Setup of v32:
## Temple
module Temple #(
    parameter ADDR_WIDTH = 16,
    parameter DATA_WIDTH = 16
) (
    input                   clk,
    rst,
    output [ADDR_WIDTH-1:0] addr,
    input  [          15:0] rd_data,
    output [          15:0] wr_data,
    output                  en
);
For scale: ~1500 cells after synthesis.
clock: 3.08 ns
lec_check: 0
abc_area: 0
cap_margin: 5
core_aspect_ratio: 0.92
core_margin: 2
core_utilization: 72
cts_cluster_diameter: 390
cts_cluster_size: 15
gpl_routability_driven: 0
min_routing_layer: met1
place_density_lb_addon: 0.0
slew_margin: 40
tns_end_percent: 90
run.sh (not shown) runs the stock make flow with config.mk's settings and CLKGATE_MAP_FILE=.
The inputs of v5 differ from those of v32 as listed below.
Settings: TNS_END_PERCENT no longer set, was 90; MIN_ROUTING_LAYER no longer set, was met1; CORE_ASPECT_RATIO no longer set, was 0.92; ABC_AREA no longer set, was 0; CTS_CLUSTER_DIAMETER no longer set, was 390; PLACE_DENSITY_LB_ADDON no longer set, was 0.0; CAP_MARGIN now 20, was 5; CTS_CLUSTER_SIZE no longer set, was 15; SLEW_MARGIN now 20, was 40; GPL_ROUTABILITY_DRIVEN no longer set, was 0; CORE_UTILIZATION now 63, was 72; the clock period (ns, I/O delays scaled along) now 3.2, was 3.08.
v5 ran to completion and came out clean on the timing, DRC and antenna checks. [diff] total power, v5 relative to v32: regression. Cmp v5 vs v32: leakage power figure higher in v5. Flip-flop count: v32 vs v5, no meaningful difference. Largest net degree at the start of global routing is higher on v32. Changes observed in v5 relative to v32: clock buffer and inverter area fraction after layout now larger; post-route worst setup slack now smaller.
--- input diff v5..v19 ---
Settings: CORE_UTILIZATION: 63 -> 72; PLACE_DENSITY: unset -> 0.82; CTS_CLUSTER_SIZE: unset -> 36; the clock period (ns, I/O delays scaled along): 3.2 -> 5.59.
## What came out
Cmp v19 and v5 / met2 usage in global routing / higher: v19
v19 does worse than v5 on number of vias after detailed routing.
When v19 is set beside v5, its post-route core utilization turns out to be 6.8 points larger.
v19 ended up with fewer standard cells than v5.
Overflow left after global routing came out exactly the same in v19 and v5.
Relative to v5, the post-route total power measured on v19 has decreased by more than a quarter.
Compared with v5, v19 shows a power in combinational cells that is 47% lower.
v19 vs v5 — share of total power in combinational logic dropped 2.2 points.
In the flow results for v19 and v5, the antenna cell count is larger on v19.
Reg-to-reg setup timing slack (higher): v19
For the area share of buffers outside the clock network, v19 came in 4.7 points lower than v5 did.
Setup changes, v19 to v48
Settings: changing CORE_UTILIZATION from 72 to 40; changing PLACE_DENSITY from 0.82 to 0.6; removing CTS_CLUSTER_SIZE (formerly 36); changing the clock period (ns, I/O delays scaled along) from 5.59 to 7.0.
==> results <==
Looking at global-route usage over all layers, v48 sits 24 points lower than v19 does. Between v48 and v19, it is v48 whose maximum number of pins on one net before global-route repair is higher, by 23. v48 completed; timing, DRC and antenna clean. v19 finished every stage and its layout cleared the timing, DRC and antenna checks. Clock distribution area overhead in the final layout delta (v19 -> v48): insignificant. Re relative contribution of the clock network to total power: v19 and v48 aren't equal, and the higher value belongs to v19.

The RTL this note starts from:
==> flow/design.v <==
`timescale 1ns / 1ns
`timescale 1ns / 1ns
module alu #(
    parameter DATA_WIDTH = 16
) (
    input [DATA_WIDTH-1:0] data_in1,
    data_in2,
    input [1:0] op,
    output reg [DATA_WIDTH-1:0] data_out,
    output [2:0] flag
);
  reg carry;
  wire zero, neg;
  wire [16:0] data_in1_add, data_in2_add;
  assign data_in1_add = data_in1;
  assign data_in2_add = data_in2;
  always @(*) begin
    case (op)
      2'b00: {carry, data_out} = {1'b0, ~(data_in1 | data_in2)};
      2'b01: {carry, data_out} = data_in1_add + data_in2_add;
      2'b10: {carry, data_out} = {1'b0, data_in1};
      2'b11: {carry, data_out} = {1'b0, (data_in2 >> 1)};
    endcase
  end
  assign zero = ~(|data_out);
  assign neg  = data_out[DATA_WIDTH-1];
  assign flag = {zero, neg, carry};
endmodule
`timescale 1ns / 1ns
module register #(
    parameter N = 16
) (
    input clk,
    rst,
    en,
    input [N-1:0] data_in,
    output reg [N-1:0] data_out
);
  always @(posedge clk, negedge rst) begin
    if (!rst) begin
      data_out <= 0;
    end else begin
      if (en) begin
        data_out <= data_in;
      end
    end
  end
endmodule
`timescale 1ns / 1ns
module registerfile #(
    parameter N = 16,
    M = 5
) (
    input clk,
    en,
    input [N-1:0] wr_data,
    input [M-1:0] addr,
    output [N-1:0] rd_data
);
  reg [N-1:0] mem[(2**M)-1:0];
  assign rd_data = (addr == 29) ? 0 : ( (addr == 30) ? 16'h1 : ( (addr == 31) ? 16'hffff : mem[addr]));
  always @(posedge clk) begin
    if (en) begin
      mem[addr] <= wr_data;
    end
  end
endmodule
`timescale 1ns / 1ns
 `timescale 1ns / 1ns
module state (
    input            clk,
    rst,
    input      [2:0] op,
    output reg [3:0] state,
    input      [2:0] flag
);
  reg [3:0] nextstate;
  reg       br;
  always @(*) begin
    case (state)
      4'b0000: begin
        if (op == 3'b000) begin
          nextstate = 4'b0001;
        end else if (op == 3'b001) begin
          nextstate = 4'b0010;
        end else if (op == 3'b010) begin
          nextstate = 4'b0011;
        end else if (op == 3'b011) begin
          nextstate = 4'b1010;
        end else if (op == 3'b100) begin
          nextstate = 4'b0100;
        end else if (op == 3'b101) begin
          nextstate = 4'b0101;
        end else if (op == 3'b110) begin
          nextstate = 4'b1000;
        end else nextstate = 4'b0111;
      end
      4'b0001: begin
        nextstate = 4'b1010;
      end
      4'b0010: nextstate = 4'b1010;
      4'b0011: nextstate = 4'b1010;
      4'b0100: nextstate = 4'b1010;
      4'b0101: nextstate = 4'b0110;
      4'b0110: nextstate = 4'b1010;
      4'b0111: nextstate = 4'b1010;
      4'b1000:
      if (br) nextstate = 4'b1001;
      else nextstate = 4'b1010;
      4'b1001: nextstate = 4'b0000;
      4'b1010: nextstate = 4'b0000;
      default: nextstate = 4'b0000;
    endcase   
  end
  always @(posedge clk, negedge rst) begin
    if (!rst) begin
      state <= 4'b0000;
    end else begin
      state <= nextstate;
    end
  end
  always @(*) begin
    case (op)
      3'h0: br = 0;
      3'h1: br = flag[0];
      3'h2: br = flag[1];
      3'h3: br = flag[1] | flag[0];
      3'h4: br = flag[2];
      3'h5: br = flag[2] | flag[0];
      3'h6: br = flag[2] | flag[1];
      3'h7: br = 1;
      default: br = 0;
    endcase   
  end   
endmodule   
`timescale 1ns / 1ns
 `timescale 1ns / 1ns
module decode (
    input [2:0] op,
    input [3:0] state,
    output reg [13:0] dec
);
  always @(*) begin
    case (state)
      4'b0000: begin
        if (op == 3'b110) begin
          dec = 14'b1_1_x_x_xx_xx_1_0_0_1_0_0;
        end else if (op == 3'b101) begin
          dec = 14'b1_1_x_x_xx_xx_1_0_0_0_0_0;
        end else if (op == 3'b011) begin
          dec = 14'bx_1_0_x_1x_xx_0_0_1_0_0_0;
        end else begin
          dec = 14'bx_1_x_x_xx_xx_0_0_0_1_0_0;
        end
      end
      4'b0001: dec = 14'bx_1_x_1_xx_00_0_1_0_0_1_0;
      4'b0010: dec = 14'bx_1_x_1_xx_01_0_1_0_0_1_0;
      4'b0011: dec = 14'bx_0_x_0_1x_xx_0_1_0_0_0_0;
      4'b0100: dec = 14'bx_0_x_x_xx_xx_0_0_0_0_0_1;
      4'b0101: dec = 14'b1_1_x_0_00_xx_1_1_0_0_0_0;
      4'b0110: dec = 14'b1_1_x_0_01_xx_0_1_0_0_0_0;
      4'b1000: dec = 14'bx_1_1_x_xx_xx_0_0_1_0_0_0;
      4'b1001: dec = 14'b0_1_x_x_xx_xx_1_0_0_0_0_0;
      4'b0111: dec = 14'bx_1_x_1_xx_11_0_1_0_0_1_0;
      4'b1011: dec = 14'bx_1_0_x_xx_xx_0_0_0_0_0_1;
      4'b1010: dec = 14'b1_1_x_x_xx_xx_1_0_0_0_0_0;
      default: dec = 14'b0;
    endcase
  end
endmodule
`timescale 1ns / 1ns
module Temple #(
    parameter ADDR_WIDTH = 16,
    parameter DATA_WIDTH = 16
) (
    input                   clk,
    rst,
    output [ADDR_WIDTH-1:0] addr,
    input  [          15:0] rd_data,
    output [          15:0] wr_data,
    output                  en
);
  wire [15:0] pc_sel_data, acc_sel_data, reg_sel_data, imm_sel_data;
  wire [15:0] pc_out, add_out, acc_out;
  wire [15:0] regfile_out, rf_out, alu_out;
  wire [2:0] flag_out, alu_flag;
  wire pc_sel, acc_sel, reg_sel, addr_sel;
  wire pc_en, acc_en, regfile_en, flag_en, rf_en;
  wire [1:0] imm_sel, alu_op;
  wire [ 2:0] op;
  wire [ 3:0] state;
  wire [13:0] dec;
  wire [ 4:0] regfile_addr;
  wire [ 7:0] half_imm_data;
  assign {pc_sel,addr_sel,reg_sel,acc_sel,imm_sel[1:0],alu_op[1:0],pc_en,acc_en,regfile_en,rf_en,flag_en,en} = dec;
  state statemachine (
      .clk(clk),
      .rst(rst),
      .op(op),
      .state(state),
      .flag(flag_out)
  );
  decode decode (
      .op(op),
      .state(state),
      .dec(dec)
  );
  register PC (
      .clk(clk),
      .rst(rst),
      .en(pc_en),
      .data_in(pc_sel_data),
      .data_out(pc_out)
  );
  register Acc (
      .clk(clk),
      .rst(rst),
      .en(acc_en),
      .data_in(acc_sel_data),
      .data_out(acc_out)
  );
  register #(
      .N(3)
  ) flag (
      .clk(clk),
      .rst(rst),
      .en(flag_en),
      .data_in(alu_flag),
      .data_out(flag_out)
  );
  register regi (
      .clk(clk),
      .rst(rst),
      .en(rf_en),
      .data_in(regfile_out),
      .data_out(rf_out)
  );
  alu alu (
      .data_in1(rf_out),
      .data_in2(acc_out),
      .op(alu_op),
      .data_out(alu_out),
      .flag(alu_flag)
  );
  registerfile regfile (
      .clk(clk),
      .en(regfile_en),
      .wr_data(reg_sel_data),
      .rd_data(regfile_out),
      .addr(regfile_addr)
  );
  assign pc_sel_data = (pc_sel) ? add_out : rf_out;
  assign add_out = pc_out + 16'h1;
  assign acc_sel_data = (acc_sel) ? alu_out : imm_sel_data;
  assign reg_sel_data = (reg_sel) ? add_out : acc_out;
  assign addr = addr_sel ? {pc_out[15:1], 1'b0} : {rf_out[15:1], 1'b0};
  assign wr_data = acc_out;
  assign op = (pc_out[0]) ? rd_data[15:13] : rd_data[7:5];
  assign regfile_addr = (pc_out[0]) ? rd_data[12:8] : rd_data[4:0];
  assign half_imm_data = (pc_out[0]) ? rd_data[15:8] : rd_data[7:0];
  assign imm_sel_data = (imm_sel[1]) ? rd_data[15:0] : ( (imm_sel[0]) ? {half_imm_data, acc_out[7:0]} : {acc_out[15:8], half_imm_data});
endmodule   
clock: 7.0 ns
lec_check: 0
abc_area: 1
cap_margin: 5
core_margin: 2
core_utilization: 45
cts_cluster_size: 62
gpl_timing_driven: 0
hold_slack_margin: 0.08
max_routing_layer: met4
min_routing_layer: met2
place_density_lb_addon: 0.08
slew_margin: 20
tns_end_percent: 95
==> next run, changes <==
- ABC_AREA: 1 -> not set
- CAP_MARGIN: 5 -> 20
- CORE_UTILIZATION: 45 -> 63
- CTS_CLUSTER_SIZE: 62 -> not set
- GPL_TIMING_DRIVEN: 0 -> not set
- HOLD_SLACK_MARGIN: 0.08 -> not set
- MAX_ROUTING_LAYER: met4 -> not set
- MIN_ROUTING_LAYER: met2 -> not set
- PLACE_DENSITY_LB_ADDON: 0.08 -> not set
- TNS_END_PERCENT: 95 -> not set
- clock period: 7.0 -> 3.17 ns (I/O delays scaled with it)
Core utilization is higher by 22 points.
Global-route usage came out lower by 11 points.
Setup slack loses 1.4 ns.
Final cell count came out lower by 24%.
Cell area is lower by 1.6%.
Clock power increases by 110%.
Die area decreases by 29%.
Critical path depth falls by 1.
==> next run, changes <==
- CORE_UTILIZATION: 63 -> 65
- PLACE_DENSITY: not set -> 0.6
- clock period: 3.17 -> 3.08 ns (I/O delays scaled with it)
After rerunning:
- synthesized cell count is unchanged
- worst hold slack loses 0.053 ns
- setup slack got worse by 0.065 ns
- sequential power hardly moves
- count of clock-buffer cells in the layout grows by 3
==> next run, changes <==
- CORE_UTILIZATION: 65 -> 59
- PLACE_DENSITY: 0.6 -> not set
- clock period: 3.08 -> 4.75 ns (I/O delays scaled with it)
The changed run passed the timing, DRC and antenna checks.
Power is lower by 38%.
Non-clock buffer count falls by 103.
Core utilization goes down by 9.9 points.
Via count came out lower by 7.2%.
Setup slack improves by 0.47 ns.
Hold slack improves by 0.37 ns.
Wire length falls by 8.0%.
==> next run, changes <==
- CORE_UTILIZATION: 59 -> 72
- CTS_CLUSTER_SIZE: not set -> 18
- SETUP_SLACK_MARGIN: not set -> 0.49
- clock period: 4.75 -> 3.17 ns (I/O delays scaled with it)
=> Now the flow failed in global routing, error GRT-0232. Synthesized cell count does not change. Synthesized area is unchanged. Die area falls by 18%.
Power figures rest on the tool's default switching activity, not on a simulated workload.
